Setup of v12:
==> flow/design.v (excerpt) <==
module distorter_pipelined_368 #(parameter INT_WIDTH = 4,
                                 FRACT_WIDTH = 12,
                                 DATA_WIDTH = INT_WIDTH + FRACT_WIDTH)
                                (input wire clk_368,
                                 input wire rst_n,
                                 input wire signed [DATA_WIDTH-1 : 0] in_r,
                                 input wire signed [DATA_WIDTH-1 : 0] in_i,
                                 input wire signed [DATA_WIDTH-1 : 0] a10_r,
                                 input wire signed [DATA_WIDTH-1 : 0] a10_i,
                                 input wire signed [DATA_WIDTH-1 : 0] a30_r,
                                 input wire signed [DATA_WIDTH-1 : 0] a30_i,
                                 input wire signed [DATA_WIDTH-1 : 0] a50_r,
                                 input wire signed [DATA_WIDTH-1 : 0] a50_i,
                                 output reg signed [DATA_WIDTH-1 : 0] out_r,
                                 output reg signed [DATA_WIDTH-1 : 0] out_i);
Size: about 11,000 cells after synthesis, ~610 flip-flops, about 160 I/O pins, about 0.11 sq mm of cells after synthesis.
clock: 13.9 ns
lec_check: 0
cap_margin: 20
cell_pad_in_sites_global_placement: 0
core_aspect_ratio: 0.55
core_margin: 2
core_utilization: 32
max_routing_layer: met4
min_routing_layer: met1
slew_margin: 25
run.sh (not shown) runs the stock make flow with config.mk's settings and CLKGATE_MAP_FILE=.
v12 reached the end of the flow, and the finished layout is clean on the timing, design-rule and antenna checks.
Edits applied to the flow inputs when going from v12 to v9:
# v12
export LEC_CHECK = 0
export CAP_MARGIN = 20
export CELL_PAD_IN_SITES_GLOBAL_PLACEMENT = 0
export CORE_ASPECT_RATIO = 0.55
export CORE_MARGIN = 2
export CORE_UTILIZATION = 32
export MAX_ROUTING_LAYER = met4
export MIN_ROUTING_LAYER = met1
export SLEW_MARGIN = 25
create_clock -name core_clock -period 13.9 [get_ports {clk_368}]
# v9
export LEC_CHECK = 0
export CAP_MARGIN = 20
export CORE_MARGIN = 2
export CORE_UTILIZATION = 72
export PLACE_DENSITY_LB_ADDON = 0.01
export SLEW_MARGIN = 20
create_clock -name core_clock -period 7.13 [get_ports {clk_368}]
Notes after the runs:
- v9 finished all stages; layout check result: FAIL, due to negative setup slack.
- Summed standard-cell area reported by yosys: v12 vs v9 identical
- Going from v12 to v9, non-clock buffer count grows by 270%.
- Taking v12 as the reference, in v9 sum of routed wire length over all layers +0.55%; wire length of the first global-routing pass now sits higher.
- Pin count of the biggest net entering global routing up about 26% in v9 wrt v12
- Fraction of met1 tracks used by global routing was higher in v9 than in v12.
- Going from v12 to v9, total number of cells along the worst setup path grew by more than 10%.
Edits applied to the flow inputs when going from v9 to v43:
# v9
export LEC_CHECK = 0
export CAP_MARGIN = 20
export CORE_MARGIN = 2
export CORE_UTILIZATION = 72
export PLACE_DENSITY_LB_ADDON = 0.01
export SLEW_MARGIN = 20
create_clock -name core_clock -period 7.13 [get_ports {clk_368}]
# v43
export LEC_CHECK = 0
export CAP_MARGIN = 20
export CORE_MARGIN = 2
export CORE_UTILIZATION = 40
export SLEW_MARGIN = 20
create_clock -name core_clock -period 9.0 [get_ports {clk_368}]
## What came out
- Summary of v9 and v43: one run falls short of a clean finish, namely v9.
- The flow for v9 finished, though final verification flagged negative setup slack.
- End point of the critical path = out_r[15]: v43; end point of the critical path = out_i[14]: v9
- Setup slack was higher in v43 than in v9.
- v43 vs v9: sum of buffers and inverters on the critical path down in v43
- Of v43 and v9, it is v43 that has the lower area of the multi-input gates.
- Between v9 and v43, core utilization before placement is higher for v9, v43 comes in under that.
- Delta (v43 minus v9): wire length reported by the detailed router shows a reduction of 23,000 um, multi-input gate share of total cell area grew by 1.8 points.
#### Input delta (v38 over v43)
# v43
export LEC_CHECK = 0
export CAP_MARGIN = 20
export CORE_MARGIN = 2
export CORE_UTILIZATION = 40
export SLEW_MARGIN = 20
create_clock -name core_clock -period 9.0 [get_ports {clk_368}]
# v38
export LEC_CHECK = 0
export CAP_MARGIN = 20
export CORE_MARGIN = 2
export CORE_UTILIZATION = 9
export SLEW_MARGIN = 20
create_clock -name core_clock -period 9.0 [get_ports {clk_368}]
### Flow results
The initial antenna violation count in v38 is 1.9 times that in v43. The lower first-pass GRT wire length of v43 and v38 is in v43. Of v43 and v38, the run reporting the lower core utilization was v38. On area taken by multi-input logic gates, v43 and v38 are neck and neck. Cmp v43 and v38 / area inside the core boundary / higher: v38. Violation tally from detailed-route iteration zero was lower in the run labelled v38. v43 has higher met2 capacity usage during global routing than v38. Relative to v43, the detailed route wirelength on metal2 of v38 is higher by about 16%.
For v57, these inputs were changed with respect to v38:
# v38
export LEC_CHECK = 0
export CAP_MARGIN = 20
export CORE_MARGIN = 2
export CORE_UTILIZATION = 9
export SLEW_MARGIN = 20
create_clock -name core_clock -period 9.0 [get_ports {clk_368}]
# v57
export LEC_CHECK = 0
export CAP_MARGIN = 20
export CORE_MARGIN = 2
export CORE_UTILIZATION = 25
export SLEW_MARGIN = 20
create_clock -name core_clock -period 8.64 [get_ports {clk_368}]
Findings:
- Going from v38 to v57, HPWL after detailed placement saw a decrease; layout overhead on the synthesized area shrank by 12 points.
- Re final-layout worst hold slack: v38 and v57 aren't equal, and the lower value belongs to v57.

========
The RTL this note starts from:
==> flow/design.v <==
module distorter_pipelined_368 #(parameter INT_WIDTH = 4,
                                 FRACT_WIDTH = 12,
                                 DATA_WIDTH = INT_WIDTH + FRACT_WIDTH)
                                (input wire clk_368,
                                 input wire rst_n,
                                 input wire signed [DATA_WIDTH-1 : 0] in_r,
                                 input wire signed [DATA_WIDTH-1 : 0] in_i,
                                 input wire signed [DATA_WIDTH-1 : 0] a10_r,
                                 input wire signed [DATA_WIDTH-1 : 0] a10_i,
                                 input wire signed [DATA_WIDTH-1 : 0] a30_r,
                                 input wire signed [DATA_WIDTH-1 : 0] a30_i,
                                 input wire signed [DATA_WIDTH-1 : 0] a50_r,
                                 input wire signed [DATA_WIDTH-1 : 0] a50_i,
                                 output reg signed [DATA_WIDTH-1 : 0] out_r,
                                 output reg signed [DATA_WIDTH-1 : 0] out_i);
    wire signed [2*DATA_WIDTH-1 : 0] xin_r, xin_i;
    wire signed [DATA_WIDTH-1 : 0] xin_trunc_r, xin_trunc_i;
    wire signed [DATA_WIDTH-1 : 0] abs_squared;
    wire signed [2*DATA_WIDTH-1 : 0] abs_pwr_four;
    wire signed [DATA_WIDTH-1 : 0] abs_pwr_four_trunc;
    wire signed [2*DATA_WIDTH-1 : 0] half_mul1_r;
    wire signed [DATA_WIDTH-1 : 0] half_mul1_trunc_r;
    wire signed [2*DATA_WIDTH-1 : 0] half_mul1_i;
    wire signed [DATA_WIDTH-1 : 0] half_mul1_trunc_i;
    wire signed [DATA_WIDTH-1 : 0] add1_r;
    wire signed [DATA_WIDTH-1 : 0] add1_i;
    wire signed [2*DATA_WIDTH-1 : 0] half_mul2_r;
    wire signed [DATA_WIDTH-1 : 0] half_mul2_trunc_r;
    wire signed [2*DATA_WIDTH-1 : 0] half_mul2_i;
    wire signed [DATA_WIDTH-1 : 0] half_mul2_trunc_i;
    wire signed [DATA_WIDTH-1 : 0] add2_r;
    wire signed [DATA_WIDTH-1 : 0] add2_i;
    wire signed [2*DATA_WIDTH-1 : 0] mul1;
    wire signed [DATA_WIDTH-1 : 0] mul1_trunc;
    wire signed [2*DATA_WIDTH-1 : 0] mul2;
    wire signed [DATA_WIDTH-1 : 0] mul2_trunc;
    wire signed [2*DATA_WIDTH-1 : 0] mul3;
    wire signed [DATA_WIDTH-1 : 0] mul3_trunc;
    wire signed [2*DATA_WIDTH-1 : 0] mul4;
    wire signed [DATA_WIDTH-1 : 0] mul4_trunc;
    reg signed [DATA_WIDTH-1 : 0] in_r_reg1, in_i_reg1, in_r_reg2, in_i_reg2, in_r_reg3, in_i_reg3, in_r_reg4, in_i_reg4;
    wire signed [DATA_WIDTH-1 : 0] out_r_comb, out_i_comb;
    reg signed [DATA_WIDTH-1 : 0] a10_r_reg1, a10_i_reg1, a10_r_reg2, a10_i_reg2, a10_r_reg3, a10_i_reg3;
    reg signed [DATA_WIDTH-1 : 0] a30_r_reg1, a30_i_reg1, a30_r_reg2, a30_i_reg2;
    reg signed [DATA_WIDTH-1 : 0] a50_r_reg1, a50_i_reg1, a50_r_reg2, a50_i_reg2, a50_r_reg3, a50_i_reg3;
    reg signed [DATA_WIDTH-1 : 0] abs_squared_reg;
    reg signed [DATA_WIDTH-1 : 0] half_mul1_trunc_r_reg, half_mul1_trunc_i_reg;
    reg signed [DATA_WIDTH-1 : 0] abs_pwr_four_trunc_reg;
    reg signed [DATA_WIDTH-1 : 0] add1_r_reg, add1_i_reg;
    reg signed [DATA_WIDTH-1 : 0] half_mul2_trunc_r_reg, half_mul2_trunc_i_reg;
    reg signed [DATA_WIDTH-1 : 0] add2_r_reg;
    reg signed [DATA_WIDTH-1 : 0] add2_i_reg;
    reg signed [DATA_WIDTH-1 : 0] in_r_reg5, in_i_reg5;
    always@(posedge clk_368 or negedge rst_n)
    begin
        if (!rst_n)
        begin
            in_r_reg1              <= 'd0;
            in_i_reg1              <= 'd0;
            in_r_reg2              <= 'd0;
            in_i_reg2              <= 'd0;
            in_r_reg3              <= 'd0;
            in_i_reg3              <= 'd0;
            in_r_reg4              <= 'd0;
            in_i_reg4              <= 'd0;
            out_r                  <= 'd0;
            out_i                  <= 'd0;
            a10_r_reg1             <= 'd0;
            a10_i_reg1             <= 'd0;
            a10_r_reg2             <= 'd0;
            a10_i_reg2             <= 'd0;
            a10_r_reg3             <= 'd0;
            a10_i_reg3             <= 'd0;
            a30_r_reg1             <= 'd0;
            a30_i_reg1             <= 'd0;
            a30_r_reg2             <= 'd0;
            a30_i_reg2             <= 'd0;
            a50_r_reg1             <= 'd0;
            a50_i_reg1             <= 'd0;
            a50_r_reg2             <= 'd0;
            a50_i_reg2             <= 'd0;
            a50_r_reg3             <= 'd0;
            a50_i_reg3             <= 'd0;
            abs_squared_reg        <= 'd0;
            half_mul1_trunc_r_reg  <= 'd0;
            half_mul1_trunc_i_reg  <= 'd0;
            abs_pwr_four_trunc_reg <= 'd0;
            add1_r_reg             <= 'd0;
            add1_i_reg             <= 'd0;
            half_mul2_trunc_r_reg  <= 'd0;
            half_mul2_trunc_i_reg  <= 'd0;
            add2_r_reg             <= 'd0;
            add2_i_reg             <= 'd0;
            in_r_reg5              <= 'd0;
            in_i_reg5              <= 'd0;
        end
        else
        begin
            in_r_reg1              <= in_r;
            in_i_reg1              <= in_i;
            in_r_reg2              <= in_r_reg1;
            in_i_reg2              <= in_i_reg1;
            in_r_reg3              <= in_r_reg2;
            in_i_reg3              <= in_i_reg2;
            in_r_reg4              <= in_r_reg3;
            in_i_reg4              <= in_i_reg3;
            out_r                  <= out_r_comb;
            out_i                  <= out_i_comb;
            a10_r_reg1             <= a10_r;
            a10_i_reg1             <= a10_i;
            a10_r_reg2             <= a10_r_reg1;
            a10_i_reg2             <= a10_i_reg1;
            a10_r_reg3             <= a10_r_reg2;
            a10_i_reg3             <= a10_i_reg2;
            a30_r_reg1             <= a30_r;
            a30_i_reg1             <= a30_i;
            a30_r_reg2             <= a30_r_reg1;
            a30_i_reg2             <= a30_i_reg1;
            a50_r_reg1             <= a50_r;
            a50_i_reg1             <= a50_i;
            a50_r_reg2             <= a50_r_reg1;
            a50_i_reg2             <= a50_i_reg1;
            a50_r_reg3             <= a50_r_reg2;
            a50_i_reg3             <= a50_i_reg2;
            abs_squared_reg        <= abs_squared;
            half_mul1_trunc_r_reg  <= half_mul1_trunc_r;
            half_mul1_trunc_i_reg  <= half_mul1_trunc_i;
            abs_pwr_four_trunc_reg <= abs_pwr_four_trunc;
            add1_r_reg             <= add1_r;
            add1_i_reg             <= add1_i;
            half_mul2_trunc_r_reg  <= half_mul2_trunc_r;
            half_mul2_trunc_i_reg  <= half_mul2_trunc_i;
            add2_r_reg             <= add2_r;
            add2_i_reg             <= add2_i;
            in_r_reg5              <= in_r_reg4;
            in_i_reg5              <= in_i_reg4;
        end
    end
    assign xin_r       = in_r_reg1 * in_r_reg1;
    assign xin_trunc_r = xin_r >> (FRACT_WIDTH);
    assign xin_i       = in_i_reg1 * in_i_reg1;
    assign xin_trunc_i = xin_i >> (FRACT_WIDTH);
    assign abs_squared = xin_trunc_r + xin_trunc_i;
    assign abs_pwr_four       = abs_squared_reg * abs_squared_reg;
    assign abs_pwr_four_trunc = abs_pwr_four >> (FRACT_WIDTH);
    assign half_mul1_r       = abs_squared_reg * a30_r_reg2;
    assign half_mul1_trunc_r = half_mul1_r >> (FRACT_WIDTH);
    assign half_mul1_i       = abs_squared_reg * a30_i_reg2;
    assign half_mul1_trunc_i = half_mul1_i >> (FRACT_WIDTH);
    assign add1_r = half_mul1_trunc_r_reg + a10_r_reg3;
    assign add1_i = half_mul1_trunc_i_reg + a10_i_reg3;
    assign half_mul2_r       = abs_pwr_four_trunc_reg * a50_r_reg3;
    assign half_mul2_trunc_r = half_mul2_r >> (FRACT_WIDTH);
    assign half_mul2_i       = abs_pwr_four_trunc_reg * a50_i_reg3;
    assign half_mul2_trunc_i = half_mul2_i >> (FRACT_WIDTH);
    assign add2_r = half_mul2_trunc_r_reg + add1_r_reg;
    assign add2_i = half_mul2_trunc_i_reg + add1_i_reg;
    assign mul1       = add2_r_reg * in_r_reg5;
    assign mul1_trunc = mul1 >> (FRACT_WIDTH);
    assign mul2       = add2_i_reg * in_i_reg5;
    assign mul2_trunc = mul2 >> (FRACT_WIDTH);
    assign mul3       = add2_r_reg * in_i_reg5;
    assign mul3_trunc = mul3 >> (FRACT_WIDTH);
    assign mul4       = add2_i_reg * in_r_reg5;
    assign mul4_trunc = mul4 >> (FRACT_WIDTH);
    assign out_r_comb = mul1_trunc - mul2_trunc;
    assign out_i_comb = mul3_trunc + mul4_trunc;
endmodule
clock: 6.39 ns
lec_check: 0
abc_area: 1
cap_margin: 20
cell_pad_in_sites_detail_placement: 0
core_margin: 2
core_utilization: 72
gpl_routability_driven: 0
place_density: 0.65
setup_slack_margin: 1.17
slew_margin: 5
tns_end_percent: 5
The first run completed and failed the layout checks on negative setup slack.
Edit:
==> flow/config.mk (replaced) <==
export PLATFORM = sky130hd
export DESIGN_NAME = distorter_pipelined_368
export DESIGN_NICKNAME = distorter_pipelined_368
export VERILOG_FILES = /design/flow/design.v
export SDC_FILE = /design/flow/constraint.sdc
export NUM_CORES = 4
export LEC_CHECK = 0
export CAP_MARGIN = 20
export CORE_MARGIN = 2
export CORE_UTILIZATION = 40
export SLEW_MARGIN = 20
==> flow/constraint.sdc (replaced) <==
create_clock -name core_clock -period 8.64 [get_ports {clk_368}]
set_input_delay 1.7280 -clock core_clock [delete_from_list [all_inputs] [get_ports {clk_368}]]
set_output_delay 1.7280 -clock core_clock [all_outputs]
set_load 0.01 [all_outputs]
With this change the flow passed the timing, design-rule and antenna checks.
Final cell count is lower by about 9%.
Routed wire length is lower by about 16%.
Non-clock buffer count is lower by 995.
Fmax is lower by about 15%.
Cell area is lower by 11%.
Die area is higher by about 70%.
Edit:
--- a/flow/config.mk
+++ b/flow/config.mk
@@ -8,4 +8,5 @@
 export CAP_MARGIN = 20
+export CELL_PAD_IN_SITES_GLOBAL_PLACEMENT = 2
 export CORE_MARGIN = 2
-export CORE_UTILIZATION = 40
-export SLEW_MARGIN = 20
+export CORE_UTILIZATION = 32
+export SLEW_MARGIN = 25
==> flow/constraint.sdc (replaced) <==
create_clock -name core_clock -period 13.9 [get_ports {clk_368}]
set_input_delay 2.7800 -clock core_clock [delete_from_list [all_inputs] [get_ports {clk_368}]]
set_output_delay 2.7800 -clock core_clock [all_outputs]
set_load 0.01 [all_outputs]
=>
- The changed run completed with no timing, DRC or antenna violations
- cell area hardly moves
- setup slack improved by 4800 ps
- global-route usage drops by 2.1 points
- cell count came out higher by 5.3%
- die size rises by 25%
- critical path depth does not change
- synthesized cell count does not change
- wire length increases by 13%
- first-iteration DRC count falls by 26%
- area after synthesis stays the same
Edit:
--- a/flow/config.mk
+++ b/flow/config.mk
@@ -8,5 +8,6 @@
 export CAP_MARGIN = 20
-export CELL_PAD_IN_SITES_GLOBAL_PLACEMENT = 2
 export CORE_MARGIN = 2
-export CORE_UTILIZATION = 32
-export SLEW_MARGIN = 25
+export CORE_UTILIZATION = 70
+export CTS_CLUSTER_DIAMETER = 93
+export SETUP_SLACK_MARGIN = 0.74
+export SLEW_MARGIN = 20
==> flow/constraint.sdc (replaced) <==
create_clock -name core_clock -period 3.68 [get_ports {clk_368}]
set_input_delay 0.7360 -clock core_clock [delete_from_list [all_inputs] [get_ports {clk_368}]]
set_output_delay 0.7360 -clock core_clock [all_outputs]
set_load 0.01 [all_outputs]
This time the run finished but failed the layout checks on negative setup slack.
Die size fell by 54%.
Setup slack gets worse by 8900 ps.
Register-to-register slack got worse by 8900 ps.
Clock skew went down by 51 ps.
Non-clock buffer count rises by 1656.
First-iteration DRC count grows by 120%.
Count of clock-buffer cells in the layout falls by 16.
Edit:
--- a/flow/config.mk
+++ b/flow/config.mk
@@ -7,7 +7,8 @@
 export LEC_CHECK = 0
-export CAP_MARGIN = 20
+export CAP_MARGIN = 15
 export CORE_MARGIN = 2
-export CORE_UTILIZATION = 70
-export CTS_CLUSTER_DIAMETER = 93
-export SETUP_SLACK_MARGIN = 0.74
+export CORE_UTILIZATION = 72
+export CTS_CLUSTER_SIZE = 72
+export HOLD_SLACK_MARGIN = -0.08
+export SETUP_SLACK_MARGIN = 0.31
 export SLEW_MARGIN = 20
==> flow/constraint.sdc (replaced) <==
create_clock -name core_clock -period 7.09 [get_ports {clk_368}]
set_input_delay 1.4180 -clock core_clock [delete_from_list [all_inputs] [get_ports {clk_368}]]
set_output_delay 1.4180 -clock core_clock [all_outputs]
set_load 0.01 [all_outputs]
Outcome: The changed run finished with negative setup slack left; synthesized cell count is unchanged; via count is lower by 6.0%; utilization decreases by 3.9 points; worst hold slack improves by 180 ps; wire length went down by 8.2%; count of clock-buffer cells in the layout shrinks by 12; worst setup slack improved by 3500 ps; global-route usage fell by 1.1 points; cell area drops by 7.1%.
